File: flow/run.sh
#!/bin/bash
# the make line also repeats each setting of config.mk as NAME=value (left out here)
make -C /OpenROAD-flow-scripts/flow DESIGN_CONFIG=/design/flow/config.mk WORK_HOME=/design/flow/orfs CLKGATE_MAP_FILE= finish
File: flow/constraint.sdc
create_clock -name core_clock -period 6.74 [get_ports {clk}]
set_input_delay 1.3480 -clock core_clock [delete_from_list [all_inputs] [get_ports {clk}]]
set_output_delay 1.3480 -clock core_clock [all_outputs]
set_load 0.01 [all_outputs]
File: flow/design.v
module alu#(
  parameter WIDTH = 16
) (
  input [WIDTH-1:0] a,
  input [WIDTH-1:0] b,
  input cond,
  input [5:0] sel,
  output [WIDTH-1:0] out
);
assign out = alu(a, b, cond, sel);
function [WIDTH-1:0] alu(
  input [WIDTH-1:0] a,
  input [WIDTH-1:0] b,
  input cond,
  input [5:0] sel);
begin
  logic [WIDTH-1:0] add;
  logic [WIDTH:0] sub;
  logic of;
  logic zf;
  logic sf;  
  logic lt;  
  logic cf;  
  logic signed [WIDTH-1:0] sb;
  add = b + a;
  sub = b - a;
  of = is_overflow(a[15], b[15], sub[15]);
  zf = sub == {WIDTH{1'b0}};
  sf = sub[15];
  lt = sf ^ of;
  cf = sub[16];
  sb = b;
  casex (sel)
    6'b0000xx: alu = a + sel[1:0];
    6'b000100: alu = ~a;
    6'b0001x1: alu = a ^ 16'h8000;
    6'b000110: alu = a | (a[7] ? 16'hff00 : 16'd0);
    6'b001xxx: alu = b;
    6'b010000: alu = b & a;
    6'b010001: alu = b | a;
    6'b01001x: alu = b ^ a;
    6'b010100: alu = b >> a;
    6'b010101: alu = sb >>> a;
    6'b010110: alu = b << a;
    6'b100000: alu = add;
    6'b100001: alu = sub;
    6'b100010: alu = b * a;
    6'b101000: alu = {{WIDTH-1{1'b0}}, zf};
    6'b101001: alu = {{WIDTH-1{1'b0}}, ~zf};
    6'b101010: alu = lt;
    6'b101011: alu = lt | zf;
    6'b101100: alu = cf;
    6'b101101: alu = cf | zf;
    6'b11xxx0: alu = cond ? a : add;
    6'b11xxx1: alu = cond ? add : a;
    default:   alu = {WIDTH{1'b0}};
  endcase
end
endfunction
function is_overflow(input a, input b, input b_sub_a);
begin
  is_overflow = (b & ~a & ~b_sub_a) | (~b & a & b_sub_a);
end
endfunction
endmodule
module stack#(
  parameter WIDTH = 16,
  parameter DEPTH = 16
) (
  input rst,
  input clk,
  input pop,
  input push,
  input load,
  input [WIDTH-1:0] data_in,
  output [WIDTH-1:0] data0,
  output [WIDTH-1:0] data1
);
logic [WIDTH-1:0] data[0:DEPTH-1];
assign data0 = data[0];
assign data1 = data[1];
integer i;
always @(posedge clk, posedge rst) begin
  if (rst)
    for (i = 0; i < DEPTH; i = i+1) data[i] <= {WIDTH{1'b0}};
  else begin
    if (load)
      data[0] <= data_in;
    else if (pop)
      data[0] <= data[1];
    else if (push)
      data[0] <= {WIDTH{1'b0}};
    if (pop) begin
      for (i = 1; i < DEPTH-1; i = i+1) data[i] <= data[i + 1];
      data[DEPTH-1] <= {WIDTH{1'b0}};
    end
    else if (push) begin
      for (i = 1; i < DEPTH; i = i+1) data[i] <= data[i - 1];
    end
  end
end
endmodule
module signalizer(
  input rst,
  input clk,
  output phase_decode,
  output phase_exec,
  output phase_rdmem,
  output phase_fetch
);
logic reg1, reg2;
assign phase_decode = ~reg1 & ~reg2;
assign phase_exec   =  reg1 & ~reg2;
assign phase_rdmem  =  reg1 &  reg2;
assign phase_fetch  = ~reg1 &  reg2;
always @(posedge clk, posedge rst) begin
  if (rst) begin
    reg1 <= 1'b1;
    reg2 <= 1'b1;
  end else begin
    reg1 <= ~reg2;
    reg2 <= reg1;
  end
end
endmodule
module decoder(
  input [17:0] insn,
  output sign,
  output [15:0] imm_mask,
  output [2:0] src_a,
  output [1:0] src_b,
  output [5:0] alu_sel,
  output wr_stk1,
  output pop,
  output push,
  output load_stk,
  output load_fp,
  output load_gp,
  output load_ip,
  output load_isr,
  output cpop,
  output cpush,
  output byt,
  output dmem_ren,
  output dmem_wen,
  output set_ien, clear_ien,
  output call,
  output pmem_wenh, pmem_wenl
);
assign imm_mask = calc_imm_mask(insn[17:14]);
assign {sign, src_a, src_b, alu_sel,
  load_stk, load_fp, load_gp, load_ip, load_isr,
  push, pop, cpush, cpop,
  wr_stk1, byt, dmem_ren, dmem_wen,
  set_ien, clear_ien, call, pmem_wenh, pmem_wenl} = decode(insn);
function [29:0] decode(input [17:0] insn);
  logic sign;
  logic [2:0] src_a;
  logic [1:0] pp;
  logic [4:0] load;
  sign = insn[11];
  src_a = {1'b0, insn[13:12]};
  pp = insn[7:6];
  load = src_a === 3'h3;
  decode = 30'd0;
  casex (insn)
    18'b11_xxxx_xxxx_xxxx_xxxx:  
      decode = {1'b0, 3'h0, 2'h1,  6'h0f,     18'b10000_1000_0000_00_000};
    18'b00_00xx_xxxx_xxxx_xxxx:  
      decode = {sign, 3'h3,   2'h1,  6'h20,   18'b00010_0010_0000_00_100};
    18'b00_0100_xxxx_xxxx_xxxx:  
      decode = {sign, 3'h3,   2'h1,  6'h20,   18'b00010_0000_0000_00_000};
    18'b00_0101_xxxx_xxxx_xxxx:  
      decode = {sign, src_a, 2'h1,  6'h20,   18'b01000_0000_0000_00_000};
    18'b00_0110_xxxx_xxxx_xxxx:  
      decode = {sign, 3'h3,   2'h1,  6'h30,  18'b00010_0100_0000_00_000};
    18'b00_1000_xxxx_xxxx_xxxx:  
      decode = {1'b0, src_a, 2'h1,  6'h0f,     18'b10000_1000_0110_00_000};
    18'b00_10xx_xxxx_xxxx_xxxx:  
      decode = {1'b0, src_a, 2'h1,  6'h20,   18'b10000_1000_0110_00_000};
    18'b00_1100_xxxx_xxxx_xxxx:  
      decode = {1'b0, src_a, 2'h1,  6'h0f,     18'b00000_0100_0101_00_000};
    18'b00_11xx_xxxx_xxxx_xxxx:  
      decode = {1'b0, src_a, 2'h1,  6'h20,   18'b00000_0100_0101_00_000};
    18'b01_0000_xxxx_xxxx_xxx0:  
      decode = {1'b0, src_a, 2'h1,  6'h0f,     18'b10000_1000_0010_00_000};
    18'b01_00xx_xxxx_xxxx_xxx0:  
      decode = {1'b0, src_a, 2'h1,  6'h20,   18'b10000_1000_0010_00_000};
    18'b01_0000_xxxx_xxxx_xxx1:  
      decode = {1'b0, src_a, 2'h1,  6'h0f,     18'b00000_0100_0001_00_000};
    18'b01_00xx_xxxx_xxxx_xxx1:  
      decode = {1'b0, src_a, 2'h1,  6'h20,   18'b00000_0100_0001_00_000};
    18'b01_01xx_xxxx_xxxx_xxxx:  
      decode = {1'b0, src_a, 2'h1,  6'h20,   18'b10000_1000_0000_00_000};
    18'b01_11xx_0xxx_xxxx_xxxx:  
      decode = {1'b0, 3'h0, 2'h0, insn[5:0],  18'b10000_0000_0000_00_000 | (pp << 11)};
    18'b01_11xx_1xxx_xx00_0x00:  
      decode = {1'b0, 3'h4, 2'h1,  6'h00,     18'b00010_0001_0000_00_000};
    18'b01_11xx_1xxx_xx00_0x01:  
      decode = {1'b0, 3'h0, 2'h1,  6'h00,     18'b00010_0110_0000_00_100};
    18'b01_11xx_1xxx_xx00_0x10:  
      decode = {1'b0, 3'h4, 2'h1,  6'h00,     18'b01000_0001_0000_00_000};
    18'b01_11xx_1xxx_xx00_0x11:  
      decode = {1'b0, 3'h1,   2'h1,  6'h00,     18'b00000_0010_0000_00_000};
    18'b01_11xx_1xxx_xx00_10x0:  
      decode = {1'b0, 3'h0, 2'h1,  6'h00,     18'b10000_0000_0010_00_000};
    18'b01_11xx_1xxx_xx00_1100:  
      decode = {1'b0, 3'h0, 2'h1,  6'h00,     18'b10000_0100_1001_00_000};
    18'b01_11xx_1xxx_xx00_1110:  
      decode = {1'b0, 3'h0, 2'h1,  6'h00,     18'b00000_0100_1001_00_000};
    18'b01_11xx_1xxx_xx00_10x1:  
      decode = {1'b0, 3'h0, 2'h1,  6'h00,     18'b10000_0000_0110_00_000};
    18'b01_11xx_1xxx_xx00_1101:  
      decode = {1'b0, 3'h0, 2'h1,  6'h00,     18'b10000_0100_1101_00_000};
    18'b01_11xx_1xxx_xx00_1111:  
      decode = {1'b0, 3'h0, 2'h1,  6'h00,     18'b00000_0100_1101_00_000};
    18'b01_11xx_1xxx_xxx1_xx0x:  
      decode = {1'b0, 3'h3,   2'h2,  6'h0f,     18'b00010_0010_0000_00_000};
    18'b01_11xx_1xxx_xxx1_xx1x:  
      decode = {1'b0, 3'h4, 2'h1,  6'h00,     18'b00010_0001_0000_10_000};
    18'b01_11xx_1xxx_xx1x_x000:  
      decode = {1'b0, 3'h0, 2'h1,  6'h00,     18'b01000_0100_0000_00_000};
    18'b01_11xx_1xxx_xx1x_x001:  
      decode = {1'b0, 3'h0, 2'h1,  6'h00,     18'b00100_0100_0000_00_000};
    18'b01_11xx_1xxx_xx1x_x010:  
      decode = {1'b0, 3'h0, 2'h1,  6'h00,     18'b00001_0100_0000_00_000};
    18'b01_11xx_1xxx_xx1x_x100:  
      decode = {1'b0, 3'h0, 2'h1,  6'h00,     18'b10000_0100_1000_00_010};
    18'b01_11xx_1xxx_xx1x_x101:  
      decode = {1'b0, 3'h0, 2'h1,  6'h00,     18'b10000_0100_1000_00_001};
  endcase
endfunction
function [15:0] calc_imm_mask(input [3:0] op);
begin
  casex (op)
    4'b11xx: calc_imm_mask = 16'hffff;  
    4'b0000: calc_imm_mask = 16'h3fff;  
    4'b0100: calc_imm_mask = 16'h0ffe;  
    default: calc_imm_mask = 16'h0fff;  
  endcase
end
endfunction
endmodule
module signals(
  input rst,
  input clk,
  input irq,
  input [17:0] insn,
  output sign,
  output [15:0] imm_mask,
  output [2:0] src_a_sel,
  output [1:0] src_b_sel,
  output [5:0] alu_sel,
  output wr_stk1,
  output pop,
  output push,
  output load_stk,
  output load_fp,
  output load_gp,
  output load_ip,
  output load_insn,
  output load_isr,
  output cpop,
  output cpush,
  output byt,
  output dmem_ren,
  output dmem_wen,
  output set_ien, clear_ien,
  output [1:0] phase,
  output pmem_wenh, pmem_wenl
);
logic src_a_fp, src_a_gp, src_a_ip, src_a_cstk;
assign src_a_sel = src_a_fp ? 3'h1
                   : src_a_gp ? 3'h2
                   : src_a_ip ? 3'h3
                   : src_a_cstk ? 3'h4
                   : 3'h0;
assign src_a_fp = phase_half & (insn_src_a === 3'h1) & ~irq_pend;
assign src_a_gp = phase_half & (insn_src_a === 3'h2) & ~irq_pend;
assign src_a_ip = ~phase_half | (insn_src_a === 3'h3) | irq_pend | (insn_call & phase_decode);
assign src_a_cstk = phase_half & (insn_src_a === 3'h4) & ~irq_pend;
assign src_b_sel = irq_pend ? 2'h2 : insn_src_b;
assign alu_sel = phase_exec ? (irq_pend ? 6'h0f : insn_alu_sel) : phase_fetch ? 6'h01 : 6'h00;
assign pop = (insn_pop & ~irq_pend) & phase_exec;
assign push = (insn_push & ~irq_pend) & (insn_dmem_ren ? phase_rdmem : phase_exec);
assign load_stk = (insn_stk & ~irq_pend) & (insn_dmem_ren ? phase_rdmem : phase_exec);
assign load_fp = (insn_fp & ~irq_pend) & phase_exec;
assign load_gp = (insn_gp & ~irq_pend) & phase_exec;
assign load_ip = reload_ip | (phase_fetch & ~irq  );
assign load_insn = phase_fetch;
assign load_isr = (insn_isr & ~irq_pend) & phase_exec;
assign cpop = (insn_cpop & ~irq_pend) & phase_exec;
assign cpush = (insn_cpush | irq_pend) & phase_decode;
assign byt = (insn_byt & ~irq_pend);
assign dmem_ren = phase_rdmem & insn_dmem_ren;
assign dmem_wen = (insn_dmem_wen & ~irq_pend) & phase_exec;
assign set_ien = (insn_set_ien & ~irq_pend) & phase_exec;
assign clear_ien = (insn_clear_ien | irq_pend) & phase_exec;
assign phase = phase_decode ? 2'd0
             : phase_exec ? 2'd1
             : phase_rdmem ? 2'd2 : 2'd3;
assign pmem_wenh = (insn_pmem_wenh & ~irq_pend) & phase_exec;
assign pmem_wenl = (insn_pmem_wenl & ~irq_pend) & phase_exec;
logic phase_decode, phase_exec, phase_rdmem, phase_fetch, irq_pend;
signalizer signalizer(.*);
logic [2:0] insn_src_a;
logic [1:0] insn_src_b;
logic [5:0] insn_alu_sel;
logic insn_pop, insn_push, insn_stk, insn_fp, insn_gp, insn_ip, insn_isr,
  insn_cpop, insn_cpush, insn_byt, insn_dmem_ren, insn_dmem_wen,
  insn_set_ien, insn_clear_ien, insn_call, insn_pmem_wenh, insn_pmem_wenl;
decoder decoder(
  .insn(insn),
  .sign(sign),
  .imm_mask(imm_mask),
  .src_a(insn_src_a),
  .src_b(insn_src_b),
  .alu_sel(insn_alu_sel),
  .wr_stk1(wr_stk1),
  .pop(insn_pop),
  .push(insn_push),
  .load_stk(insn_stk),
  .load_fp(insn_fp),
  .load_gp(insn_gp),
  .load_ip(insn_ip),
  .load_isr(insn_isr),
  .cpop(insn_cpop),
  .cpush(insn_cpush),
  .byt(insn_byt),
  .dmem_ren(insn_dmem_ren),
  .dmem_wen(insn_dmem_wen),
  .set_ien(insn_set_ien),
  .clear_ien(insn_clear_ien),
  .call(insn_call),
  .pmem_wenh(insn_pmem_wenh),
  .pmem_wenl(insn_pmem_wenl)
);
logic reload_ip;
assign reload_ip = (insn_ip | irq_pend) & phase_exec;
logic phase_half;
assign phase_half = phase_decode | phase_exec;
always @(posedge rst, posedge clk) begin
  if (rst)
    irq_pend <= 1'b0;
  else if (phase_fetch)
    irq_pend <= irq;
end
endmodule
module cpu#(
  parameter CLOCK_HZ = 27_000_000
) (
  input  rst,
  input  clk,
  input  irq,
  output dmem_ren,  
  output dmem_wen,  
  output dmem_byt,  
  output [14-1:0] dmem_addr,
  input  [15:0] dmem_rdata,  
  output [15:0] dmem_wdata,  
  output pmem_wenh, pmem_wenl,
  output [14-1:0] pmem_addr,
  input  [17:0] pmem_rdata,  
  output [17:0] pmem_wdata   
);
logic sign, wr_stk1, pop, push,
  load_stk, load_fp, load_gp, load_ip, load_isr, cpop, cpush,
  irq_masked, ien, set_ien, clear_ien, load_insn;
logic [2:0] src_a_sel;
logic [1:0] src_b_sel;
logic [1:0] phase;
logic [5:0] alu_sel;
logic [15:0] stack0, stack1, stack_in, cstack0,
             alu_out, src_a, src_b, imm_mask, dmem_wdata_raw;
logic [15:0] fp, gp, ip, isr;
logic [14-1:0] dmem_addr_d;
logic [17:0] insn;
assign src_a = src_a_sel === 3'h1   ? fp
             : src_a_sel === 3'h2   ? gp
             : src_a_sel === 3'h3   ? ip
             : src_a_sel === 3'h4 ? cstack0
             : stack0;
assign src_b = src_b_sel === 2'd0 ? stack1
               : src_b_sel === 2'd1 ? mask_imm(insn[15:0], imm_mask, sign)
               : isr;
assign stack_in = dmem_ren ? byte_format(dmem_rdata, dmem_byt, dmem_addr_d[0]) : alu_out;
assign dmem_addr = alu_out[14-1:0];
assign dmem_wdata_raw = wr_stk1 ? stack1 : stack0;
assign dmem_wdata = dmem_addr[0] ? {dmem_wdata_raw[7:0], 8'd0} : dmem_wdata_raw;
assign pmem_addr = alu_out[14-1:0];
assign pmem_wdata = {dmem_wdata_raw[1:0], dmem_wdata_raw};
assign irq_masked = ien & irq;
alu alu(
  .a(src_a),
  .b(src_b),
  .cond(stack0[0]),
  .sel(alu_sel),
  .out(alu_out)
);
stack stack(
  .rst(rst),
  .clk(clk),
  .pop(pop),
  .push(push),
  .load(load_stk),
  .data_in(stack_in),
  .data0(stack0),
  .data1(stack1)
);
stack cstack(
  .rst(rst),
  .clk(clk),
  .pop(cpop),
  .push(cpush),
  .load(cpush),
  .data_in(alu_out),
  .data0(cstack0)
);
signals signals(
  .rst(rst),
  .clk(clk),
  .irq(irq_masked),
  .insn(insn),
  .sign(sign),
  .imm_mask(imm_mask),
  .src_a_sel(src_a_sel),
  .src_b_sel(src_b_sel),
  .alu_sel(alu_sel),
  .wr_stk1(wr_stk1),
  .pop(pop),
  .push(push),
  .load_stk(load_stk),
  .load_fp(load_fp),
  .load_gp(load_gp),
  .load_ip(load_ip),
  .load_insn(load_insn),
  .load_isr(load_isr),
  .cpop(cpop),
  .cpush(cpush),
  .byt(dmem_byt),
  .dmem_ren(dmem_ren),
  .dmem_wen(dmem_wen),
  .set_ien(set_ien),
  .clear_ien(clear_ien),
  .phase(phase),
  .pmem_wenh(pmem_wenh),
  .pmem_wenl(pmem_wenl)
);
always @(posedge clk, posedge rst) begin
  if (rst)
    fp <= 16'h4000;
  else if (load_fp)
    fp <= alu_out;
end
always @(posedge clk, posedge rst) begin
  if (rst)
    gp <= 16'h0100;
  else if (load_gp)
    gp <= alu_out;
end
always @(posedge clk, posedge rst) begin
  if (rst)
    ip <= 16'h0;
  else if (load_ip)
    ip <= alu_out;
end
always @(posedge clk, posedge rst) begin
  if (rst)
    isr <= 16'd0;
  else if (load_isr)
    isr <= alu_out;
end
always @(posedge clk, posedge rst) begin
  if (rst)
    insn <= 18'd0;
  else if (load_insn)
    insn <= pmem_rdata;
end
always @(posedge clk, posedge rst) begin
  if (rst)
    dmem_addr_d <= 14'd0;
  else
    dmem_addr_d <= dmem_addr;
end
always @(posedge clk, posedge rst) begin
  if (rst)
    ien <= 1'b1;
  else if (set_ien)
    ien <= 1'b1;
  else if (clear_ien)
    ien <= 1'b0;
end
function [15:0] byte_format(input [15:0] val16, input dmem_byt, input addr1);
begin
  if (~dmem_byt)
    byte_format = val16;
  else begin
    if (addr1)
      byte_format = val16 >> 8;
    else
      byte_format = val16 & 16'h00ff;
  end
end
endfunction
function [15:0] mask_imm(input [15:0] imm16, input [15:0] imm_mask, input sign);
begin
  logic [5:0] sign_bits;
  logic [15:0] masked;
  sign_bits = 6'b111111 ^ imm_mask[15:10];
  masked = imm16 & imm_mask;
  mask_imm = sign ? (masked | (sign_bits << 10)) : masked;
end
endfunction
endmodule
File: flow/config.mk
export PLATFORM = sky130hd
export DESIGN_NAME = cpu
export DESIGN_NICKNAME = cpu
export VERILOG_FILES = /design/flow/design.v
export SDC_FILE = /design/flow/constraint.sdc
export NUM_CORES = 4
export LEC_CHECK = 0
export ABC_AREA = 1
export CAP_MARGIN = 20
export CELL_PAD_IN_SITES_DETAIL_PLACEMENT = 0
export CORE_MARGIN = 2
export CORE_UTILIZATION = 49
export CTS_CLUSTER_SIZE = 18
export GPL_ROUTABILITY_DRIVEN = 0
export GPL_TIMING_DRIVEN = 0
export MAX_ROUTING_LAYER = met4
export MIN_ROUTING_LAYER = met1
export PLACE_DENSITY = 0.46
export SETUP_SLACK_MARGIN = 0.29
export SLEW_MARGIN = 20
==> results_slide.txt, run 1 <==
Flow Results at a Glance

Final timing
  • Worst slew pin tran: 1.21 ns
  • RSZ-0062 raised after global routing: yes
  • Setup ws final: -3.33 ns
  • Final min period: 10.07 ns
  • Final worst-path cycle share: 149%
  • Endpoints failing setup: 115
  • Relative slew slack: 18.6%
  • Hold slack: 0.381 ns
  • Slew Viols, Final: 0
  • Layout Skew: 0.0592 ns
  • Max Fclk: 99.3 MHz
  • Final Hold Fails: 0

Yosys
  • Ys Warns: 7
  • Most frequent cell after synthesis: nand2_1
  • Post-synthesis instance area: 39000 um^2
  • Top comb family, area: AND-OR/OR-AND gates
  • Ys async rst share: 100%
  • Synth cell types: 68
  • Floorplan net count: 5480
  • Yosys Chip Area: 39000 um^2
  • Leading area contributor after synthesis: dfrtp_1
  • Max-area cell share: 38.1%
  • Mapped Cells: 5276
  • # Cells Yosys: 5276
  • Number of enable flip-flop cells: 0
  • Syn_area_per_cell: 7.39 um^2
  • Mux frac, synth: 0.901%
  • Yosys adder share: 6.95%
  • Dominant synthesized flop cell: dfrtp_1
  • Synth flops: 599
  • Complex Gates by Area: 22.1%
  • Xor/xnor share: 0.651%
  • Top cells by area, synth: dfrtp_1 (38%), o21ai_0 (12%), nand2_1 (10%)
  • Synth cell count leaders: nand2_1 (1046), o21ai_0 (937), inv_1 (890)
  • Register share after synthesis: 38.4%
  • Yosys simple share: 18.3%

Setup path
  • Critical Path End: dmem_addr[11]
  • Crit path kind: reg -> out
  • Reg2Reg Depth: 61
  • Largest stage delay on the critical path: 0.51 ns
  • Largest delay share family, worst path: adder cells
  • Reg-to-Reg Start: insn[14]
  • Slowest-stage cell, CP: fa_1
  • Worst Path Arrival: 8.73 ns
  • Worst EP required: 5.39 ns
  • Worst setup path start: insn[14]
  • Critical Path Stages: 46
  • CP startpoint kind: register
  • Setup crit end kind: primary output
  • CP Buf/Inv Count: 14
  • Most used cell, CP: fa_1
  • FF-to-FF End: isr[13]
  • FF-to-FF setup slack: -3.22 ns
  • Critical Path Fanout Max: 10

Clock network
  • Root buffer cell: clkbuf_16
  • Bufs on Longest Clock Path: 3
  • Clk latency of the worst-skew pair: 0.63 ns
  • Reg clk slew, reported paths: 0.06 ns
  • CTS tree: built
  • Sink Count: 599
  • CTS Buf Count: 69
  • H-tree depth: 3

Global route
  • Initial antenna violation count: 1
  • Vias in the first global route: 37900
  • Remaining Overflow, GRT: 0
  • All-Layer GR Usage: 36.9%
  • Largest net degree at the start of global routing: 34
  • First-pass GRT wire length: 227000 um

Place
  • DP Worst Slack: -4.40 ns
  • PortBufs: 103
  • Inst Count DP: 6450
  • Placed Area: 42300 um^2
  • Dpl hpwl: 107000 um

Cells and area
  • End-of-flow core utilization: 62.3%
  • Fill cell count: 7160
  • Final net count: 5945
  • P&R area growth vs syn: 26.0%
  • Final Cell Area: 49200 um^2
  • Register area: 15000 um^2
  • Non-Filler Instances: 6841
  • Logic area: 20900 um^2

Run status
  • Status: finished with violations
  • Violated Checks: setup timing

Drt
  • Routed Antenna Nets: 0
  • Vias: 39600
  • DRC viols: 0
  • Drt wl/cell: 21.8 um
  • Drt via density: 5.79
  • Number of DRC markers in iteration 0: 4719
  • Drt total wl: 149000 um
  • Drt first pass iters: 9

Die
  • Core Area: 78900 um^2
  • Die height: 286 um
  • Die width: 286 um
  • # rows: 103
  • Die area: 81900 um^2
  • Pre-Place Util: 49.5%
  • I/O pin cnt: 104

Flow run
  • Log Warnings: 48
  • Max-Cap Viols: 0

Worst hold path
  • Worst Min Path Start: signals.signalizer.reg1
  • Worst min path class: reg -> reg
  • WHS Path Cells: 0
  • Hold Path End: signals.signalizer.reg2
[what timing repair did]
| action | 4_1_cts | 5_1_grt |
|---|---|---|
| setup buffers | 198 | 67 |
| pin swaps | 153 | 95 |
| gates resized | 592 | 214 |
| gates cloned | 4 | 1 |
| hold buffers | 0 | 0 |
| setup endpoints to repair | 130 | 122 |
[metrics by stage]
stage / setup TNS, ns
after floorplan: -1676.58
after global placement: -4406.00
after detailed placement: -242.90
after CTS: -152.81
after global routing: -215.37
final: -188.52
[cell type report]
class,count,share of cell area [%]
repair buffers,394,8.43
flip-flops and latches,599,30.5
clock buffers,102,4.09
inverters,926,7.25
clock inverters,18,0.522
diodes,1,0.00509
well taps,1050,2.67
multi-input cells,3415,42.5
plain buffers,336,3.98
[metal layers]
layer  up-vias  wire length, um  global-route usage [%]
met5         -                0                       -
met4         0             6040                    11.4
met3       437            15200                    8.42
met2      1921            65500                    55.0
met1     19100            62500                    50.0
li1      18200                -                       -
==> run 2: changes to the inputs <==
Settings changed: ABC_AREA 1 to default, CELL_PAD_IN_SITES_DETAIL_PLACEMENT 0 to default, CORE_ASPECT_RATIO from default to 0.5, CORE_UTILIZATION 49 to 72, CTS_CLUSTER_DIAMETER from default to 400, CTS_CLUSTER_SIZE 18 to 94, GPL_ROUTABILITY_DRIVEN 0 to default, GPL_TIMING_DRIVEN 0 to default, MAX_ROUTING_LAYER met4 to default, MIN_ROUTING_LAYER met1 to default, PLACE_DENSITY 0.46 to default, SETUP_SLACK_MARGIN 0.29 to 1.28.
Clock period 6.74 ns to 7.15 ns, I/O delays scaled along.
==> results_slide.txt, run 2 <==
Physical Implementation Snapshot

Yosys
  • Most frequent cell after synthesis: nand2_1
  • Dominant synthesized flop cell: dfrtp_1
  • Post-synthesis instance area: 38300 um^2
  • Synth flops: 599
  • Leading area contributor after synthesis: dfrtp_1
  • Register share after synthesis: 39.2%
  • Mapped Cells: 4531
  • Mux frac, synth: 9.30%
  • Max-area cell share: 38.8%
  • Yosys Chip Area: 38300 um^2
  • Top cells by area, synth: dfrtp_1 (39%), nand2_1 (9.8%), mux2i_1 (7.4%)
  • Ys Warns: 7
  • Ys async rst share: 100%
  • Xor/xnor share: 1.51%
  • Complex Gates by Area: 17.9%
  • Floorplan net count: 4735
  • Syn_area_per_cell: 8.45 um^2
  • Number of enable flip-flop cells: 0
  • Synth cell types: 115
  • Synth cell count leaders: nand2_1 (1001), dfrtp_1 (594), nor2_1 (444)
  • Yosys simple share: 19.1%
  • Yosys adder share: 7.08%
  • # Cells Yosys: 4531
  • Top comb family, area: simple AND/OR/NAND/NOR gates

Die
  • Die width: 330 um
  • I/O pin cnt: 104
  • Core Area: 52300 um^2
  • Die area: 55200 um^2
  • Die height: 167 um
  • Pre-Place Util: 73.3%
  • # rows: 59

Clock network
  • Hold Buf Count CTS: 0
  • Root buffer cell: clkbuf_16
  • CTS Buf Count: 10
  • Bufs on Longest Clock Path: 3
  • Sink Count: 599
  • H-tree depth: 1

Place
  • Placed Area: 43300 um^2
  • GP Congestion: 1.25
  • PortBufs: 103
  • Dpl hpwl: 88300 um

Run status
  • Status: stopped before the end
  • Fail Step: global routing
[run 2: metrics by stage]
step | cells | TNS [ns] | worst slack [ns]
after floorplan | 4531 | -1482.29 | -2.45
after global placement | 5466 | -76.24 | -1.99
after detailed placement | 5466 | -94.90 | -2.24
after CTS | 5526 | -100.34 | -2.49
[run 2: repair_timing]
action / CTS
pin swaps: 52
gates resized: 170
cloned: 0
setup buffers: 45
setup endpoints to repair: 133
==> run 3: changes to the inputs <==
Settings changed: ABC_AREA from default to 1, CAP_MARGIN 20 to 10, CELL_PAD_IN_SITES_DETAIL_PLACEMENT from default to 0, CORE_ASPECT_RATIO 0.5 to 1.0, CTS_CLUSTER_DIAMETER 400 to default, CTS_CLUSTER_SIZE 94 to 47, GPL_ROUTABILITY_DRIVEN from default to 1, MAX_ROUTING_LAYER from default to met4, PLACE_DENSITY_LB_ADDON from default to 0.01, SETUP_SLACK_MARGIN 1.28 to -0.93, TNS_END_PERCENT from default to 5.
Clock period 7.15 ns to 12.8 ns, I/O delays scaled along.
==> results_slide.txt, run 3 <==
Flow Results at a Glance

Setup path
  • FF-to-FF End: cstack.data[0][15]
  • Worst Path Arrival: 10.26 ns
  • Largest stage delay on the critical path: 0.67 ns
  • Critical Path Fanout Max: 17
  • Critical Path Stages: 38
  • FF-to-FF setup slack: 2.70 ns
  • CP Buf/Inv Count: 7
  • Worst EP required: 10.24 ns
  • Crit path kind: reg -> out
  • Slowest-stage cell, CP: dfrtp_1
  • Critical Path End: pmem_addr[13]
  • Reg-to-Reg Start: insn[1]
  • Reg2Reg Depth: 37
  • CP startpoint kind: register
  • Worst setup path start: insn[1]
  • Largest delay share family, worst path: simple AND/OR/NAND/NOR gates
  • Setup crit end kind: primary output

Drt
  • DRC viols: 0
  • Drt total wl: 132000 um
  • Number of DRC markers in iteration 0: 6921
  • Drt via density: 6.63
  • Drt first pass iters: 17
  • Drt wl/cell: 22.3 um
  • Routed Antenna Nets: 0
  • Vias: 39300

Clock network
  • Clk latency of the worst-skew pair: 0.67 ns
  • Hold Buf Count CTS: 0
  • Reg clk slew, reported paths: 0.06 ns
  • CTS Buf Count: 60
  • Bufs on Longest Clock Path: 3
  • H-tree depth: 2
  • Number of post-CTS setup repair buffers: 0
  • CTS tree: built
  • Gates resized, CTS repair: 0
  • Root buffer cell: clkbuf_16
  • Sink Count: 599

Cells and area
  • End-of-flow core utilization: 78.8%
  • Final Cell Area: 42300 um^2
  • P&R area growth vs syn: 8.43%
  • Final net count: 5372

Worst hold path
  • Worst Min Path Start: signals.signalizer.reg1
  • Worst min path class: reg -> reg
  • Hold Path End: signals.signalizer.reg2
  • WHS Path Cells: 0

Yosys
  • Ys Warns: 7
  • Top cells by area, synth: dfrtp_1 (38%), o21ai_0 (12%), nand2_1 (10%)
  • Synth cell types: 68
  • Xor/xnor share: 0.651%
  • Yosys simple share: 18.3%
  • Post-synthesis instance area: 39000 um^2
  • Register share after synthesis: 38.4%
  • Synth cell count leaders: nand2_1 (1046), o21ai_0 (937), inv_1 (890)
  • Yosys Chip Area: 39000 um^2
  • Most frequent cell after synthesis: nand2_1
  • Max-area cell share: 38.1%
  • Mapped Cells: 5276
  • Dominant synthesized flop cell: dfrtp_1
  • # Cells Yosys: 5276
  • Yosys adder share: 6.95%
  • Synth flops: 599
  • Complex Gates by Area: 22.1%
  • Mux frac, synth: 0.901%
  • Syn_area_per_cell: 7.39 um^2
  • Number of enable flip-flop cells: 0
  • Leading area contributor after synthesis: dfrtp_1
  • Top comb family, area: AND-OR/OR-AND gates
  • Ys async rst share: 100%
  • Floorplan net count: 5480

Die
  • I/O pin cnt: 104
  • Pre-Place Util: 72.6%
  • Die area: 56100 um^2
  • # rows: 85
  • Die width: 237 um
  • Die height: 237 um
  • Core Area: 53700 um^2

Final timing
  • Final min period: 12.82 ns
  • Layout Skew: 0.0494 ns
  • Final Hold Fails: 0
  • Max Fclk: 78.0 MHz
  • Slew Viols, Final: 0
  • Endpoints failing setup: 2
  • Worst slew pin tran: 1.18 ns
  • Relative slew slack: 20.9%
  • Hold slack: 0.389 ns
  • Setup ws final: -0.0217 ns
  • Final worst-path cycle share: 100%

Place
  • PortBufs: 103
  • Placed Area: 40000 um^2
  • Dpl hpwl: 82900 um
  • GP Congestion: 1.06
  • DP Worst Slack: 1.09 ns

Run status
  • Status: finished with violations
  • Violated Checks: setup timing

Flow run
  • Log Warnings: 76
  • Max-Cap Viols: 0

Global route
  • First-pass GRT wire length: 207000 um
  • Initial antenna violation count: 6
  • Largest net degree at the start of global routing: 263
  • All-Layer GR Usage: 48.3%
  • Remaining Overflow, GRT: 0
  • Vias in the first global route: 37700
==> run 3: area by class of cell <==
type | count | area [um^2]
Multi-Input combinational cell | 3415 | 19100
Timing Repair Buffer | 166 | 1560
Antenna cell | 7 | 17.5
Sequential cell | 599 | 15000
Inverter | 926 | 3500
Clock inverter | 26 | 410
Tap cell | 696 | 871
Clock buffer | 88 | 1810
Fill cell | 3288 | 11400
==> run 3: metal layers <==
metal | part of all wire, % | up-vias | track usage, % | wire, um
met1 | 36 | 18400 | 59.3 | 47700
met3 | 12 | 827 | 12.4 | 15900
met2 | 45 | 3076 | 72.6 | 59000
li1 | - | 17000 | - | -
met5 | 0 | - | - | 0
met4 | 7.4 | 0 | 28.4 | 9750
==> run 3: through the flow <==
stage,TNS (ns),std cells
after floorplan,0,5276
after global placement,0,5801
after detailed placement,0,5801
after CTS,0,5915
after global routing,-1.07,5922
final,-0.0387,5923
==> run 4: changes to the inputs <==
Settings changed: ABC_AREA 1 to 0, CAP_MARGIN 10 to 40, CELL_PAD_IN_SITES_DETAIL_PLACEMENT 0 to 1, CELL_PAD_IN_SITES_GLOBAL_PLACEMENT from default to 1, CORE_MARGIN 2 to 8, CORE_UTILIZATION 72 to 56, CTS_CLUSTER_SIZE 47 to default, GPL_ROUTABILITY_DRIVEN 1 to 0, GPL_TIMING_DRIVEN from default to 0, HOLD_SLACK_MARGIN from default to -0.05, MIN_ROUTING_LAYER from default to met2, PLACE_DENSITY_LB_ADDON 0.01 to 0.09, SETUP_SLACK_MARGIN -0.93 to -0.87, SLEW_MARGIN 20 to 25, TNS_END_PERCENT 5 to 40.
Clock period 12.8 ns to 17.4 ns, I/O delays scaled along.
==> results_slide.txt, run 4 <==
Physical Implementation Snapshot

Place
  • Dpl hpwl: 117000 um
  • Inst Count DP: 5562
  • PortBufs: 103
  • DP Worst Slack: 3.03 ns

Clock network
  • H-tree depth: 3
  • Bufs on Longest Clock Path: 3
  • Sink Count: 599
  • CTS Buf Count: 70
  • Hold Buf Count CTS: 0
  • Root buffer cell: clkbuf_16
  • Gates resized, CTS repair: 0
  • Number of post-CTS setup repair buffers: 0

Yosys
  • Yosys adder share: 7.08%
  • Max-area cell share: 38.8%
  • Mapped Cells: 4531
  • Synth cell types: 115
  • Top cells by area, synth: dfrtp_1 (39%), nand2_1 (9.8%), mux2i_1 (7.4%)
  • Synth cell count leaders: nand2_1 (1001), dfrtp_1 (594), nor2_1 (444)
  • Yosys Chip Area: 38300 um^2
  • Xor/xnor share: 1.51%
  • Dominant synthesized flop cell: dfrtp_1
  • Mux frac, synth: 9.30%
  • Number of enable flip-flop cells: 0
  • Top comb family, area: simple AND/OR/NAND/NOR gates
  • Synth flops: 599
  • # Cells Yosys: 4531
  • Leading area contributor after synthesis: dfrtp_1
  • Post-synthesis instance area: 38300 um^2
  • Yosys simple share: 19.1%
  • Complex Gates by Area: 17.9%
  • Ys Warns: 7
  • Ys async rst share: 100%
  • Most frequent cell after synthesis: nand2_1
  • Floorplan net count: 4735
  • Register share after synthesis: 39.2%
  • Syn_area_per_cell: 8.45 um^2

Die
  • Die width: 278 um
  • I/O pin cnt: 104
  • Core Area: 68100 um^2
  • Die height: 278 um
  • Die area: 77000 um^2
  • # rows: 96
  • Pre-Place Util: 56.2%

Run status
  • Status: stopped before the end
  • Fail Step: global routing
  • Error msg: [ERROR GRT-0116] Global routing finished with congestion. Check the congestion regions in the DRC Viewer.

Global route
  • All-Layer GR Usage: 77.2%
  • Remaining Overflow, GRT: 557
[run 4: routing by layer]
metal / GRT overflow / GRT usage, %
met1: - / -
met2: 27 / 79.8
met3: 481 / 88.5
met4: 49 / 53.6
met5: - / -
[run 4: through the flow]
| stage | util (%) | instance area [um^2] |
|---|---|---|
| floorplan | - | 38300 |
| global placement | 59.4 | 40400 |
| detailed placement | 60.4 | 41200 |
| CTS | 64.1 | 43700 |
==> run 5: changes to the inputs <==
Settings changed: ABC_AREA 0 to 1, CAP_MARGIN 40 to 20, CELL_PAD_IN_SITES_DETAIL_PLACEMENT 1 to default, CELL_PAD_IN_SITES_GLOBAL_PLACEMENT 1 to 3, CORE_ASPECT_RATIO 1.0 to default, CORE_MARGIN 8 to 2, CORE_UTILIZATION 56 to 32, CTS_CLUSTER_SIZE from default to 55, GPL_ROUTABILITY_DRIVEN 0 to default, HOLD_SLACK_MARGIN -0.05 to default, MAX_ROUTING_LAYER met4 to default, MIN_ROUTING_LAYER met2 to default, PLACE_DENSITY_LB_ADDON 0.09 to default, SETUP_SLACK_MARGIN -0.87 to 0.19, SLEW_MARGIN 25 to 35.
Clock period 17.4 ns to 6.74 ns, I/O delays scaled along.
==> results_slide.txt, run 5 <==
Flow Results at a Glance

Run status
  • Status: finished with violations
  • Violated Checks: setup timing

Final timing
  • Final worst-path cycle share: 150%
  • Max Fclk: 99.2 MHz
  • Relative slew slack: 37.9%
  • Setup Total Neg Slack: -209.99 ns
  • RSZ-0062 raised after global routing: yes
  • Final min period: 10.08 ns
  • Endpoints failing setup: 131
  • Layout Skew: 0.0252 ns
  • Final Hold Fails: 0
  • Worst slew pin tran: 0.931 ns
  • Slew Viols, Final: 0
  • Setup ws final: -3.34 ns

Yosys
  • Yosys Chip Area: 39000 um^2
  • Most frequent cell after synthesis: nand2_1
  • Yosys simple share: 18.3%
  • Ys async rst share: 100%
  • Top cells by area, synth: dfrtp_1 (38%), o21ai_0 (12%), nand2_1 (10%)
  • Xor/xnor share: 0.651%
  • Synth cell types: 68
  • Syn_area_per_cell: 7.39 um^2
  • Number of enable flip-flop cells: 0
  • Complex Gates by Area: 22.1%
  • Synth cell count leaders: nand2_1 (1046), o21ai_0 (937), inv_1 (890)
  • # Cells Yosys: 5276
  • Synth flops: 599
  • Register share after synthesis: 38.4%
  • Top comb family, area: AND-OR/OR-AND gates
  • Mapped Cells: 5276
  • Floorplan net count: 5480
  • Yosys adder share: 6.95%
  • Ys Warns: 7
  • Max-area cell share: 38.1%
  • Mux frac, synth: 0.901%
  • Dominant synthesized flop cell: dfrtp_1
  • Leading area contributor after synthesis: dfrtp_1
  • Post-synthesis instance area: 39000 um^2

Place
  • GP Congestion: 0.898
  • PortBufs: 103
  • Dpl hpwl: 132000 um
  • Inst Count DP: 7035

Setup path
  • Critical Path End: dmem_addr[13]
  • Reg2Reg Depth: 49
  • FF-to-FF End: stack.data[0][14]
  • Reg-to-Reg Start: insn[16]
  • Critical Path Stages: 45
  • Critical Path Fanout Max: 7
  • Worst setup path start: insn[16]
  • Crit path kind: reg -> out
  • Worst Path Arrival: 8.73 ns
  • Largest stage delay on the critical path: 0.53 ns
  • CP Buf/Inv Count: 14
  • CP startpoint kind: register
  • Most used cell, CP: fa_1
  • Worst EP required: 5.39 ns
  • FF-to-FF setup slack: -1.71 ns
  • Largest delay share family, worst path: adder cells
  • Slowest-stage cell, CP: fa_1
  • Setup crit end kind: primary output

Global route
  • First-pass GRT wire length: 265000 um
  • Remaining Overflow, GRT: 0
  • Initial antenna violation count: 8
  • Vias in the first global route: 38500
  • Largest net degree at the start of global routing: 27
  • All-Layer GR Usage: 28.3%

Die
  • I/O pin cnt: 104
  • Pre-Place Util: 32.1%
  • Core Area: 121000 um^2
  • # rows: 128
  • Die height: 353 um
  • Die area: 125000 um^2
  • Die width: 353 um

Drt
  • DRC viols: 0
  • Drt wl/cell: 24.1 um
  • Routed Antenna Nets: 0
  • Drt via density: 5.22
  • Drt total wl: 179000 um
  • Vias: 38800
  • Number of DRC markers in iteration 0: 3301
  • Drt first pass iters: 6

Clock network
  • CTS tree: built
  • Reg clk slew, reported paths: 0.05 ns
  • Root buffer cell: clkbuf_16
  • Sink Count: 599
  • Bufs on Longest Clock Path: 3
  • CTS Buf Count: 76
  • Clk latency of the worst-skew pair: 0.65 ns
  • H-tree depth: 3

Worst hold path
  • WHS Path Cells: 0
  • Worst min path class: reg -> reg
  • Hold Path End: signals.signalizer.reg2
  • Worst Min Path Start: signals.signalizer.reg1

Cells and area
  • Final net count: 5950
  • End-of-flow core utilization: 41.0%
  • Non-Filler Instances: 7428
  • P&R area growth vs syn: 27.5%

Flow run
  • Log Warnings: 48
  • Max-Cap Viols: 0
==> run 5: final cells by class <==
class / count / area (um^2)
Multi-Input combinational cell: 3415 / 20600
Sequential cell: 599 / 15000
Buffer: 336 / 1960
Fill cell: 13000 / 71600
Inverter: 926 / 3610
Timing Repair Buffer: 392 / 4050
Tap cell: 1625 / 2030
Clock inverter: 14 / 181
Clock buffer: 119 / 2330
Antenna cell: 2 / 5.00
==> run 5: repair_timing <==
action	CTS	global route
hold buffers	0	0
endpoints found under the hold margin	0	0
gates cloned	0	0
buffers inserted	181	77
gates resized	562	231
pin swaps	102	116
endpoints found under the setup margin	133	135
==> run 5: layer usage <==
metal  GRT usage (%)  part of all wire (%)  vias up
met3            4.68                   6.8      225
met5               0                 0.013        -
met1            42.2                    48    19200
li1                -                     -    18200
met4            6.07                   2.2        4
met2            42.8                    43     1199
==> run 5: metrics by stage <==
step                setup slack, ns  hold slack [ns]  cell area [um^2]
floorplan                     -2.77            0.361             39000
detailed placement            -5.65            0.371             42800
CTS                           -3.56            0.379             48400
global route                  -3.66            0.384             49700
finish                        -3.34            0.378             49800
global placement              -7.87            0.362             42100
==> run 6: changes to the inputs <==
Settings changed: ABC_AREA 1 to default, CAP_MARGIN 20 to 15, CELL_PAD_IN_SITES_GLOBAL_PLACEMENT 3 to default, CORE_UTILIZATION 32 to 69, CTS_CLUSTER_SIZE 55 to 36, GPL_TIMING_DRIVEN 0 to default, SETUP_SLACK_MARGIN 0.19 to 1.97, SLEW_MARGIN 35 to 20, TNS_END_PERCENT 40 to default.
Clock period 6.74 ns to 7.8 ns, I/O delays scaled along.
==> results_slide.txt, run 6 <==
Flow Results at a Glance

Run status
  • Status: finished with violations
  • Violated Checks: setup timing

Final timing
  • Max Fclk: 98.8 MHz
  • Endpoints failing setup: 73
  • Layout Skew: 0.0588 ns
  • Setup ws final: -2.32 ns
  • Final Hold Fails: 0
  • Relative slew slack: 8.10%
  • Slew Viols, Final: 0
  • Final min period: 10.12 ns
  • Final worst-path cycle share: 130%
  • Setup Total Neg Slack: -67.42 ns
  • RSZ-0062 raised after global routing: yes
  • Worst slew pin tran: 1.38 ns

Setup path
  • Critical Path Stages: 32
  • CP startpoint kind: register
  • Reg-to-Reg Start: insn[15]
  • Setup crit end kind: primary output
  • FF-to-FF End: stack.data[0][15]
  • Worst setup path start: insn[15]
  • Worst Path Arrival: 8.56 ns
  • Critical Path Fanout Max: 6
  • Worst EP required: 6.24 ns
  • Reg2Reg Depth: 37
  • CP Buf/Inv Count: 11
  • Slowest-stage cell, CP: fa_1
  • Most used cell, CP: fa_1
  • Largest delay share family, worst path: adder cells
  • Largest stage delay on the critical path: 0.57 ns
  • Crit path kind: reg -> out
  • FF-to-FF setup slack: -1.15 ns
  • Critical Path End: pmem_addr[13]

Yosys
  • Mux frac, synth: 9.30%
  • Floorplan net count: 4735
  • Max-area cell share: 38.8%
  • Synth cell count leaders: nand2_1 (1001), dfrtp_1 (594), nor2_1 (444)
  • Yosys adder share: 7.08%
  • Ys async rst share: 100%
  • Mapped Cells: 4531
  • Complex Gates by Area: 17.9%
  • Dominant synthesized flop cell: dfrtp_1
  • Top cells by area, synth: dfrtp_1 (39%), nand2_1 (9.8%), mux2i_1 (7.4%)
  • Number of enable flip-flop cells: 0
  • Most frequent cell after synthesis: nand2_1
  • Yosys simple share: 19.1%
  • Leading area contributor after synthesis: dfrtp_1
  • Xor/xnor share: 1.51%
  • Synth cell types: 115
  • # Cells Yosys: 4531
  • Top comb family, area: simple AND/OR/NAND/NOR gates
  • Syn_area_per_cell: 8.45 um^2
  • Post-synthesis instance area: 38300 um^2
  • Synth flops: 599
  • Ys Warns: 7
  • Register share after synthesis: 39.2%
  • Yosys Chip Area: 38300 um^2

Clock network
  • Clk latency of the worst-skew pair: 0.69 ns
  • Hold Buf Count CTS: 0
  • H-tree depth: 2
  • Bufs on Longest Clock Path: 3
  • Reg clk slew, reported paths: 0.07 ns
  • CTS tree: built
  • CTS Buf Count: 61
  • Root buffer cell: clkbuf_16
  • Sink Count: 599

Drt
  • Vias: 39500
  • Drt via density: 6.90
  • DRC viols: 0
  • Drt wl/cell: 25.7 um
  • Number of DRC markers in iteration 0: 6227
  • Routed Antenna Nets: 0
  • Drt total wl: 147000 um
  • Drt first pass iters: 12

Cells and area
  • Non-Filler Instances: 5721
  • Register area: 15000 um^2
  • P&R area growth vs syn: 24.1%
  • Fill cell count: 2716
  • End-of-flow core utilization: 86.4%
  • Final Cell Area: 47500 um^2
  • Logic area: 22700 um^2
  • Final net count: 5120

Die
  • Die height: 240 um
  • Die area: 57400 um^2
  • I/O pin cnt: 104
  • Core Area: 55000 um^2
  • # rows: 86
  • Die width: 240 um
  • Pre-Place Util: 69.7%

Worst hold path
  • Worst min path class: reg -> reg
  • WHS Path Cells: 2
  • Hold Path End: fp[14]
  • Worst Min Path Start: fp[14]

Place
  • DP Worst Slack: -1.92 ns
  • GP Congestion: 1.07
  • Inst Count DP: 5497
  • Dpl hpwl: 91400 um
  • PortBufs: 103
  • Placed Area: 43100 um^2

Global route
  • Initial antenna violation count: 6
  • Remaining Overflow, GRT: 0
  • Vias in the first global route: 37600
  • First-pass GRT wire length: 216000 um
  • All-Layer GR Usage: 49.1%
  • Largest net degree at the start of global routing: 321

Flow run
  • Max-Cap Viols: 0
  • Log Warnings: 67
==> run 6: final cells by class <==
class,count,share of cell area [%]
antenna,5,0.0263
multi-input combinational,3383,47.8
clock inverter,29,0.942
clock buffer,86,3.69
timing repair buffer,680,12.4
inverter,191,1.57
sequential,599,31.6
tap,748,1.97
==> run 6: metrics by stage <==
stage | hold WS (ns)
3_3_place_gp | 0.445
6_report | 0.485
2_1_floorplan | 0.353
5_1_grt | 0.490
4_1_cts | 0.467
3_5_place_dp | 0.449
==> run 6: what timing repair did <==
action / CTS / global route
gates cloned: 1 / 1
buffers inserted: 51 / 51
resized: 278 / 210
setup endpoints to repair: 146 / 144
pin swaps: 76 / 107
==> run 6: per-layer routing <==
layer / vias up / track usage (%) / part of all wire [%]
met1: 18800 / 60.5 / 34
met4: 4 / 30.8 / 8.2
met2: 3260 / 74.9 / 44
li1: 16500 / - / -
met5: - / 0 / 0.022
met3: 993 / 16.3 / 14
==> run 7: changes to the inputs <==
Settings changed: CORE_UTILIZATION 69 to 70, HOLD_SLACK_MARGIN from default to -0.09.
Clock period 7.8 ns to 6.81 ns, I/O delays scaled along.
==> results_slide.txt, run 7 <==
Physical Implementation Snapshot

Die
  • # rows: 85
  • Pre-Place Util: 71.0%
  • Die area: 56600 um^2
  • Die width: 238 um
  • I/O pin cnt: 104
  • Core Area: 53900 um^2
  • Die height: 238 um

Place
  • Dpl hpwl: 93700 um
  • GP Congestion: 1.10
  • PortBufs: 103
  • Inst Count DP: 5501

Clock network
  • Sink Count: 599
  • CTS Buf Count: 60
  • H-tree depth: 2
  • Root buffer cell: clkbuf_16
  • Bufs on Longest Clock Path: 3

Yosys
  • Synth flops: 599
  • Ys Warns: 7
  • Syn_area_per_cell: 8.45 um^2
  • Yosys Chip Area: 38300 um^2
  • Floorplan net count: 4735
  • Top cells by area, synth: dfrtp_1 (39%), nand2_1 (9.8%), mux2i_1 (7.4%)
  • Yosys simple share: 19.1%
  • Mapped Cells: 4531
  • Ys async rst share: 100%
  • Mux frac, synth: 9.30%
  • Synth cell count leaders: nand2_1 (1001), dfrtp_1 (594), nor2_1 (444)
  • Number of enable flip-flop cells: 0
  • Post-synthesis instance area: 38300 um^2
  • Most frequent cell after synthesis: nand2_1
  • Max-area cell share: 38.8%
  • Top comb family, area: simple AND/OR/NAND/NOR gates
  • Yosys adder share: 7.08%
  • Register share after synthesis: 39.2%
  • Leading area contributor after synthesis: dfrtp_1
  • Complex Gates by Area: 17.9%
  • Synth cell types: 115
  • Xor/xnor share: 1.51%
  • Dominant synthesized flop cell: dfrtp_1
  • # Cells Yosys: 4531

Run status
  • Fail Step: global routing
  • Status: stopped before the end
  • Error msg: [ERROR DRT-9419] Inst _6813_ not found in insts_set_
-- run 7: timing repair --
action,in CTS
buffers inserted,83
gates resized,488
hold buffers,0
endpoints found under the hold margin,0
endpoints found under the setup margin,162
pin swaps,127
gates cloned,4
-- run 7: metrics by stage --
step	setup slack, ns	instance area (um^2)
after CTS	-2.67	47700
after detailed placement	-2.60	43600
after global placement	-2.54	43600
after floorplan	-2.72	39300
==> run 8: changes to the inputs <==
Settings changed: CTS_CLUSTER_DIAMETER from default to 28, CTS_CLUSTER_SIZE 36 to 35, HOLD_SLACK_MARGIN -0.09 to default, PLACE_DENSITY from default to 0.65, SETUP_SLACK_MARGIN 1.97 to 1.63.
Clock period 6.81 ns to 6.24 ns, I/O delays scaled along.
==> results_slide.txt, run 8 <==
Physical Implementation Snapshot

Run status
  • Error msg: [ERROR GRT-0116] Global routing finished with congestion. Check the congestion regions in the DRC Viewer.
  • Status: stopped before the end
  • Fail Step: global routing

Yosys
  • Top cells by area, synth: dfrtp_1 (39%), nand2_1 (9.8%), mux2i_1 (7.4%)
  • Ys async rst share: 100%
  • Synth cell count leaders: nand2_1 (1001), dfrtp_1 (594), nor2_1 (444)
  • Dominant synthesized flop cell: dfrtp_1
  • Syn_area_per_cell: 8.45 um^2
  • Yosys Chip Area: 38300 um^2
  • Leading area contributor after synthesis: dfrtp_1
  • Synth cell types: 115
  • Floorplan net count: 4735
  • Number of enable flip-flop cells: 0
  • # Cells Yosys: 4531
  • Xor/xnor share: 1.51%
  • Synth flops: 599
  • Yosys adder share: 7.08%
  • Complex Gates by Area: 17.9%
  • Mux frac, synth: 9.30%
  • Max-area cell share: 38.8%
  • Most frequent cell after synthesis: nand2_1
  • Yosys simple share: 19.1%
  • Ys Warns: 7
  • Mapped Cells: 4531
  • Post-synthesis instance area: 38300 um^2
  • Register share after synthesis: 39.2%
  • Top comb family, area: simple AND/OR/NAND/NOR gates

Global route
  • All-Layer GR Usage: 88.9%
  • Remaining Overflow, GRT: 3672

Die
  • Pre-Place Util: 71.0%
  • # rows: 85
  • Die height: 238 um
  • Core Area: 53900 um^2
  • Die area: 56600 um^2
  • I/O pin cnt: 104
  • Die width: 238 um

Clock network
  • CTS Buf Count: 111
  • Bufs on Longest Clock Path: 3
  • H-tree depth: 3
  • Root buffer cell: clkbuf_16
  • Sink Count: 599
  • Hold Buf Count CTS: 0

Place
  • PortBufs: 103
  • Dpl hpwl: 93500 um
  • GP Congestion: 1.14
  • DP Worst Slack: -3.07 ns
## run 8: through the flow
step                instances  hold WS, ns  area, um^2  util [%]
global placement         5550        0.443       44100      81.7
detailed placement       5550        0.449       44100      81.7
CTS                      5822        0.494       49500      91.7
floorplan                4531        0.353       39200         -
## run 8: timing repair
| item | in CTS |
|---|---|
| buffers inserted | 60 |
| pin swaps | 99 |
| resized | 342 |
| endpoints found under the setup margin | 163 |
## run 8: layer usage
layer / track usage [%] / overflow
met5: 70.6 / 116
met4: 80.0 / 562
met3: 76.6 / 574
met2: 101 / 1274
met1: 91.9 / 1146
==> run 9: changes to the inputs <==
Settings changed: CAP_MARGIN 15 to 20, CORE_UTILIZATION 70 to 40, CTS_CLUSTER_DIAMETER 28 to default, CTS_CLUSTER_SIZE 35 to default, PLACE_DENSITY 0.65 to default, SETUP_SLACK_MARGIN 1.63 to default.
Clock period 6.24 ns to 11.5 ns, I/O delays scaled along.
==> results_slide.txt, run 9 <==
Flow Results at a Glance

Global route
  • All-Layer GR Usage: 25.1%
  • First-pass GRT wire length: 194000 um
  • Initial antenna violation count: 0
  • Remaining Overflow, GRT: 0
  • Largest net degree at the start of global routing: 274
  • Vias in the first global route: 32300

Cells and area
  • Final net count: 4780
  • P&R area growth vs syn: 14.8%
  • Final Cell Area: 44000 um^2
  • Fill cell count: 9243

Final timing
  • Hold slack: 0.420 ns
  • Relative slew slack: 25.2%
  • Final min period: 11.14 ns
  • Endpoints failing setup: 0
  • Max Fclk: 89.8 MHz
  • Slew Viols, Final: 0
  • Final worst-path cycle share: 96.8%
  • Layout Skew: 0.0463 ns
  • Setup Total Neg Slack: 0 ns
  • Final Hold Fails: 0
  • Setup ws final: 0.362 ns
  • Worst slew pin tran: 1.12 ns

Yosys
  • Mux frac, synth: 9.30%
  • Yosys adder share: 7.08%
  • Top comb family, area: simple AND/OR/NAND/NOR gates
  • Leading area contributor after synthesis: dfrtp_1
  • Ys Warns: 7
  • Syn_area_per_cell: 8.45 um^2
  • Register share after synthesis: 39.2%
  • Mapped Cells: 4531
  • Ys async rst share: 100%
  • Max-area cell share: 38.8%
  • Synth cell types: 115
  • Number of enable flip-flop cells: 0
  • # Cells Yosys: 4531
  • Top cells by area, synth: dfrtp_1 (39%), nand2_1 (9.8%), mux2i_1 (7.4%)
  • Synth cell count leaders: nand2_1 (1001), dfrtp_1 (594), nor2_1 (444)
  • Dominant synthesized flop cell: dfrtp_1
  • Yosys simple share: 19.1%
  • Synth flops: 599
  • Complex Gates by Area: 17.9%
  • Post-synthesis instance area: 38300 um^2
  • Floorplan net count: 4735
  • Yosys Chip Area: 38300 um^2
  • Most frequent cell after synthesis: nand2_1
  • Xor/xnor share: 1.51%

Die
  • Die area: 98200 um^2
  • Die height: 313 um
  • # rows: 113
  • Core Area: 95000 um^2
  • Die width: 313 um
  • I/O pin cnt: 104
  • Pre-Place Util: 40.3%

Place
  • PortBufs: 103
  • Dpl hpwl: 89700 um
  • DP Worst Slack: 0.528 ns
  • GP Congestion: 1.00
  • Placed Area: 41000 um^2

Setup path
  • Crit path kind: reg -> out
  • Largest delay share family, worst path: adder cells
  • CP startpoint kind: register
  • Worst Path Arrival: 8.84 ns
  • Critical Path Stages: 36
  • FF-to-FF setup slack: 2.55 ns
  • Critical Path Fanout Max: 8
  • Worst setup path start: insn[15]
  • Slowest-stage cell, CP: dfrtp_4
  • Critical Path End: pmem_addr[9]
  • Most used cell, CP: inv_1
  • FF-to-FF End: stack.data[0][15]
  • Setup crit end kind: primary output
  • Worst EP required: 9.20 ns
  • Reg2Reg Depth: 30
  • CP Buf/Inv Count: 14
  • Reg-to-Reg Start: insn[15]
  • Largest stage delay on the critical path: 0.54 ns

Clock network
  • Reg clk slew, reported paths: 0.06 ns
  • Hold Buf Count CTS: 0
  • CTS Buf Count: 71
  • Bufs on Longest Clock Path: 3
  • Root buffer cell: clkbuf_16
  • H-tree depth: 3
  • Clk latency of the worst-skew pair: 0.63 ns
  • Sink Count: 599
  • CTS tree: built

Drt
  • Drt total wl: 125000 um
  • Number of DRC markers in iteration 0: 3405
  • Drt via density: 5.72
  • Drt first pass iters: 6
  • Vias: 33700
  • Drt wl/cell: 21.2 um
  • DRC viols: 0
  • Routed Antenna Nets: 0

Worst hold path
  • WHS Path Cells: 0
  • Hold Path End: signals.signalizer.reg2
  • Worst min path class: reg -> reg
  • Worst Min Path Start: signals.signalizer.reg1

Run status
  • Status: no timing/DRC/antenna violations

Flow run
  • Log Warnings: 64
  • Max-Cap Viols: 0
-- run 9: layout make-up --
type / count / area (um^2) / area share [%]
Inverter: 191 / 721 / 1.64
Timing Repair Buffer: 330 / 2910 / 6.62
Clock buffer: 103 / 2100 / 4.77
Sequential cell: 599 / 15000 / 34.1
Antenna cell: 3 / 7.51 / 0.0171
Multi-Input combinational cell: 3383 / 21300 / 48.4
Clock inverter: 23 / 344 / 0.783
Tap cell: 1265 / 1580 / 3.60
-- run 9: what timing repair did --
item / CTS / global route
setup buffers: 3 / 26
cloned: 0 / 0
gates resized: 8 / 60
endpoints found under the setup margin: 8 / 12
pin swaps: 3 / 11
-- run 9: metrics by stage --
| step | utilization (%) | instances |
|---|---|---|
| after CTS | 45.8 | 5867 |
| final | 46.3 | 5897 |
| after global placement | 43.1 | 5736 |
| after global routing | 46.3 | 5894 |
| after detailed placement | 43.2 | 5738 |
| after floorplan | - | 4531 |
-- run 9: routing by layer --
metal	track usage, %	vias to the layer above	wire length, um
met5	0	-	0
met4	10.4	0	5140
met3	3.88	263	8230
met2	38.5	1073	55700
met1	35.4	16600	56000
li1	-	15800	-
==> run 10: changes to the inputs <==
Settings changed: CORE_UTILIZATION 40 to 24.
Clock period 11.5 ns to 11.2 ns, I/O delays scaled along.
==> results_slide.txt, run 10 <==
Flow Results at a Glance

Setup path
  • Worst Path Arrival: 8.72 ns
  • Reg-to-Reg Start: insn[16]
  • CP startpoint kind: register
  • Most used cell, CP: buf_4
  • Crit path kind: reg -> out
  • Critical Path Fanout Max: 33
  • Largest delay share family, worst path: AND-OR/OR-AND gates
  • Slowest-stage cell, CP: or4b_2
  • Setup crit end kind: primary output
  • Critical Path Stages: 30
  • FF-to-FF End: gp[15]
  • Critical Path End: dmem_wdata[11]
  • Worst EP required: 8.96 ns
  • Largest stage delay on the critical path: 0.69 ns
  • Reg2Reg Depth: 29
  • Worst setup path start: insn[16]
  • FF-to-FF setup slack: 2.24 ns
  • CP Buf/Inv Count: 8

Yosys
  • Most frequent cell after synthesis: nand2_1
  • Yosys adder share: 7.08%
  • Ys async rst share: 100%
  • Yosys Chip Area: 38300 um^2
  • Dominant synthesized flop cell: dfrtp_1
  • Register share after synthesis: 39.2%
  • Ys Warns: 7
  • Top comb family, area: simple AND/OR/NAND/NOR gates
  • Complex Gates by Area: 17.9%
  • Number of enable flip-flop cells: 0
  • Syn_area_per_cell: 8.45 um^2
  • Mapped Cells: 4531
  • Xor/xnor share: 1.51%
  • Floorplan net count: 4735
  • Synth cell count leaders: nand2_1 (1001), dfrtp_1 (594), nor2_1 (444)
  • Leading area contributor after synthesis: dfrtp_1
  • Yosys simple share: 19.1%
  • Mux frac, synth: 9.30%
  • Top cells by area, synth: dfrtp_1 (39%), nand2_1 (9.8%), mux2i_1 (7.4%)
  • Synth flops: 599
  • Max-area cell share: 38.8%
  • # Cells Yosys: 4531
  • Synth cell types: 115
  • Post-synthesis instance area: 38300 um^2

Place
  • DP Worst Slack: 0.178 ns
  • GP Congestion: 1.00
  • Inst Count DP: 6551
  • Dpl hpwl: 96400 um
  • Placed Area: 42000 um^2
  • PortBufs: 103

Drt
  • Number of DRC markers in iteration 0: 4243
  • Vias: 34500
  • DRC viols: 0
  • Drt wl/cell: 20.0 um
  • Drt total wl: 134000 um
  • Drt via density: 5.14
  • Drt first pass iters: 9
  • Routed Antenna Nets: 0

Flow run
  • Max-Cap Viols: 0
  • Log Warnings: 72

Clock network
  • CTS tree: built
  • H-tree depth: 3
  • Hold Buf Count CTS: 0
  • Clk latency of the worst-skew pair: 0.62 ns
  • Root buffer cell: clkbuf_16
  • CTS Buf Count: 66
  • Sink Count: 599
  • Reg clk slew, reported paths: 0.07 ns
  • Bufs on Longest Clock Path: 3

Cells and area
  • Fill cell count: 16700
  • Non-Filler Instances: 6720
  • Final Cell Area: 45100 um^2
  • P&R area growth vs syn: 17.8%
  • Final net count: 4798

Die
  • Die area: 163000 um^2
  • I/O pin cnt: 104
  • Core Area: 158000 um^2
  • Die width: 403 um
  • # rows: 146
  • Pre-Place Util: 24.2%
  • Die height: 403 um

Final timing
  • Worst slew pin tran: 1.11 ns
  • Max Fclk: 91.3 MHz
  • Slew Viols, Final: 0
  • Final worst-path cycle share: 97.8%
  • Final min period: 10.96 ns
  • Final Hold Fails: 0
  • Setup ws final: 0.242 ns
  • Layout Skew: 0.0354 ns
  • Endpoints failing setup: 0
  • Relative slew slack: 26.1%
  • Setup Total Neg Slack: 0 ns
  • RSZ-0062 raised after global routing: yes

Global route
  • Remaining Overflow, GRT: 0
  • Vias in the first global route: 32400
  • All-Layer GR Usage: 15.9%
  • First-pass GRT wire length: 202000 um
  • Initial antenna violation count: 6
  • Largest net degree at the start of global routing: 353

Worst hold path
  • Worst Min Path Start: signals.signalizer.reg1
  • Hold Path End: signals.signalizer.reg2
  • Worst min path class: reg -> reg
  • WHS Path Cells: 0

Run status
  • Status: no timing/DRC/antenna violations
-- run 10: what timing repair did --
| item | 4_1_cts | 5_1_grt |
|---|---|---|
| setup buffers | 18 | 24 |
| gates resized | 28 | 57 |
| pin swaps | 7 | 16 |
| gates cloned | 1 | 1 |
| setup endpoints to repair | 16 | 30 |
-- run 10: layout make-up --
cell class                      count  area (um^2)  area share [%]
Inverter                          191          724            1.61
Clock buffer                      102         2020            4.48
Antenna cell                        2         5.00          0.0111
Sequential cell                   599        15000            33.3
Multi-Input combinational cell   3385        21400            47.5
Tap cell                         2072         2590            5.75
Timing Repair Buffer              351         3080            6.83
Clock inverter                     18          241           0.535
-- run 10: stage by stage --
step           hold WS [ns]  util (%)
2_1_floorplan         0.353         -
3_3_place_gp          0.434      26.5
3_5_place_dp          0.427      26.5
4_1_cts               0.439      28.1
5_1_grt               0.450      28.5
6_report              0.441      28.5
-- run 10: routing by layer --
| layer | track usage (%) | up-vias | wire, um |
|---|---|---|---|
| li1 | - | 15800 | - |
| met1 | 23.2 | 17100 | 61300 |
| met2 | 22.9 | 1381 | 55800 |
| met3 | 3.48 | 274 | 11700 |
| met4 | 5.67 | 4 | 5340 |
| met5 | 0 | - | 33 |
